==> inputs of run a <==
==> flow/design.v <==
module lab1 #
(
	parameter WIDTHIN = 16,		 
	parameter WIDTHOUT = 32,	 
	parameter [WIDTHIN-1:0] A0 = 16'b01_00000000000000,  
	parameter [WIDTHIN-1:0] A1 = 16'b01_00000000000000,  
	parameter [WIDTHIN-1:0] A2 = 16'b00_10000000000000,  
	parameter [WIDTHIN-1:0] A3 = 16'b00_00101010101010,  
	parameter [WIDTHIN-1:0] A4 = 16'b00_00001010101010,  
	parameter [WIDTHIN-1:0] A5 = 16'b00_00000010001000   
)
(
	input clk,
	input reset,	
	input i_valid,
	input i_ready,
	output o_valid,
	output o_ready,
	input [WIDTHIN-1:0] i_x,
	output [WIDTHOUT-1:0] o_y
);
logic [WIDTHIN-1:0] x;	 
logic [WIDTHOUT-1:0] y_Q;	 
logic valid_Q1;		 
logic valid_Q2;		 
logic valid_Q3;
logic valid_Q4;
logic valid_Q5;
logic valid_Q6;
logic valid_Q7;
logic [WIDTHOUT-1:0] ans;	
logic enable;
logic [WIDTHOUT-1:0] m0_out;  
logic [31:0] m0_res; 
logic [WIDTHOUT-1:0] a0_out;  
logic [WIDTHOUT-1:0] m1_out;  
logic [47:0] m1_res;
logic [WIDTHOUT-1:0] a1_out;  
logic [WIDTHOUT-1:0] m2_out;  
logic [47:0] m2_res; 
logic [WIDTHOUT-1:0] a2_out;  
logic [WIDTHOUT-1:0] m3_out;  
logic [47:0] m3_res;
logic [WIDTHOUT-1:0] a3_out;  
logic [WIDTHOUT-1:0] m4_out;  
logic [47:0] m4_res;
logic [WIDTHOUT-1:0] a4_out;  
logic [WIDTHOUT-1:0] y_D;
logic [15:0] A5_reg;
logic [31:0] A4_reg;
logic [31:0] A3_reg;
logic [31:0] A2_reg;
logic [31:0] A1_reg;
logic [31:0] A0_reg;
logic [WIDTHIN-1:0] x1;
logic [WIDTHIN-1:0] x2;
logic [WIDTHIN-1:0] x3;
logic [WIDTHIN-1:0] x4;
logic [WIDTHOUT-1:0] F1;
logic [WIDTHOUT-1:0] F2;
logic [WIDTHOUT-1:0] F3;
logic [WIDTHOUT-1:0] F4;
always_comb begin
		m0_res = A5_reg * x;
		m0_out = {3'b000, m0_res [31:3]};
		a0_out = m0_out + A4_reg;
		m1_res = F4 * x4;
		m1_out = m1_res[45:14];
		a1_out = m1_out + A3_reg;
		m2_res = F3 * x3;
		m2_out = m2_res[45:14];
		a2_out = m2_out + A2_reg;
		m3_res = F2 * x2;
		m3_out = m3_res[45:14];
		a3_out = m3_out + A1_reg;
		m4_res = F1 * x1;
		m4_out = m4_res[45:14];
		a4_out = m4_out + A0_reg ;
		enable = i_ready;
end
always @(posedge clk) begin
if (enable) begin
		A5_reg <= A5;
		A4_reg <= {5'b00000, A4, 11'b00000000000};
   	F4 <= a0_out;
		x4 <= x;
		A3_reg <= {5'b00000, A3, 11'b00000000000};
		F3 <= a1_out;
		x3 <= x4;
		A2_reg <= {5'b00000, A2, 11'b00000000000};
		F2 <= a2_out;
		x2 <= x3;
		A1_reg <= {5'b00000, A1, 11'b00000000000};
   	F1 <= a3_out;
		x1 <= x2;
		A0_reg <= {5'b00000, A0, 11'b00000000000};
end		
end
always_ff @(posedge clk or posedge reset) begin
	if (reset) begin
		valid_Q1 <= 1'b0;
		valid_Q2 <= 1'b0;
		valid_Q3 <= 1'b0;
		valid_Q4 <= 1'b0;
		valid_Q5 <= 1'b0;
		valid_Q6 <= 1'b0;
		x <= 0;
		y_Q <= 0;
	end 
	else if (enable) begin
		valid_Q1 <= i_valid;
		valid_Q2 <= valid_Q1;
		valid_Q3 <= valid_Q2;
		valid_Q4 <= valid_Q3;
		valid_Q5 <= valid_Q4;
		valid_Q6 <= valid_Q5;
		x <= i_x;
		y_Q <= y_D;
	end
end
assign y_D = a4_out;
assign o_y = y_Q;
assign o_ready = i_ready;   		
assign o_valid = valid_Q6 & i_ready;	
endmodule
==> flow/run.sh <==
#!/bin/bash
# the make line also repeats each setting of config.mk as NAME=value (left out here)
make -C /OpenROAD-flow-scripts/flow DESIGN_CONFIG=/design/flow/config.mk WORK_HOME=/design/flow/orfs CLKGATE_MAP_FILE= finish
==> flow/config.mk <==
export PLATFORM = sky130hd
export DESIGN_NAME = lab1
export DESIGN_NICKNAME = lab1
export VERILOG_FILES = /design/flow/design.v
export SDC_FILE = /design/flow/constraint.sdc
export NUM_CORES = 4
export LEC_CHECK = 0
export CAP_MARGIN = 20
export CELL_PAD_IN_SITES_DETAIL_PLACEMENT = 0
export CELL_PAD_IN_SITES_GLOBAL_PLACEMENT = 0
export CORE_MARGIN = 9
export CORE_UTILIZATION = 50
export CTS_CLUSTER_SIZE = 37
export GPL_ROUTABILITY_DRIVEN = 1
export GPL_TIMING_DRIVEN = 0
export MAX_ROUTING_LAYER = met5
export MIN_ROUTING_LAYER = met2
export PLACE_DENSITY = 0.48
export SLEW_MARGIN = 20
==> flow/constraint.sdc <==
create_clock -name core_clock -period 7.94 [get_ports {clk}]
set_input_delay 1.5880 -clock core_clock [delete_from_list [all_inputs] [get_ports {clk}]]
set_output_delay 1.5880 -clock core_clock [all_outputs]
set_load 0.01 [all_outputs]
==> run b: changes against run a <==
Settings changed: ABC_AREA set to 1, CELL_PAD_IN_SITES_GLOBAL_PLACEMENT 0 to 3, CORE_ASPECT_RATIO set to 0.81, CORE_MARGIN 9 to 2, CORE_UTILIZATION 50 to 30, CTS_CLUSTER_SIZE 37 to not set, GPL_ROUTABILITY_DRIVEN 1 to not set, GPL_TIMING_DRIVEN 0 to not set, MAX_ROUTING_LAYER met5 to not set, MIN_ROUTING_LAYER met2 to not set, PLACE_DENSITY 0.48 to not set, PLACE_DENSITY_LB_ADDON set to 0.07, TNS_END_PERCENT set to 5.
==> flow/constraint.sdc (replaced) <==
create_clock -name core_clock -period 7.82 [get_ports {clk}]
set_input_delay 1.5640 -clock core_clock [delete_from_list [all_inputs] [get_ports {clk}]]
set_output_delay 1.5640 -clock core_clock [all_outputs]
set_load 0.01 [all_outputs]
==> run c: changes against run a <==
Settings changed: CELL_PAD_IN_SITES_DETAIL_PLACEMENT 0 to not set, CELL_PAD_IN_SITES_GLOBAL_PLACEMENT 0 to 3, CORE_MARGIN 9 to 2, CORE_UTILIZATION 50 to 35, CTS_CLUSTER_DIAMETER set to 220, CTS_CLUSTER_SIZE 37 to not set, GPL_ROUTABILITY_DRIVEN 1 to not set, MAX_ROUTING_LAYER met5 to met4, MIN_ROUTING_LAYER met2 to met1, PLACE_DENSITY 0.48 to not set, PLACE_DENSITY_LB_ADDON set to 0.09, SETUP_SLACK_MARGIN set to 2.68.
==> flow/constraint.sdc (replaced) <==
create_clock -name core_clock -period 11.1 [get_ports {clk}]
set_input_delay 2.2200 -clock core_clock [delete_from_list [all_inputs] [get_ports {clk}]]
set_output_delay 2.2200 -clock core_clock [all_outputs]
set_load 0.01 [all_outputs]
==> comparison <==
- Run a ran to the end with no violations. Run c ran to the end with no violations. Run b went through all stages and came out clean.
- Non-clock buffer count: run a > run c > run b.
- Of run a and run b, run a has the higher global-route usage (gap 23 points).
- In run c the count of clock-buffer cells in the layout is lower than in run b, by 11.
- Between run b and run c, the lower die area is in run c (gap about 26%, measured against run c).
- The highest cell area belongs to run b, the lowest to run c.
==> figures <==
item	run c	run a	run b
Reg clk slew, reported paths	60 ps	60 ps	50 ps
Outcome	complete, no violations	complete, no violations	complete, no violations
Syn Inst Count	6,887	6,887	8,885
Final period util	0.727	0.984	0.956
Number of antenna violations at the first check in global routing	8	0	6
Number of cells on the worst hold path	0	0	2
Total tool warning count	35	37	36
Compound-cell area share of the yosys netlist	0.0416	0.0416	0.0368
Vias in the first global route	50,300	75,800	58,500
Post-synthesis simple-gate area fraction	0.158	0.158	0.179
Fill cell total of the finished layout	19,000	12,100	24,700
Number of design-rule violations left by the first detailed-router iteration	2,472	10,700	3,278
Minimum setup slack after placement	1400 ps	-1490 ps	111 ps
Met3 track utilization from global routing	0.0145	0.589	0.0190
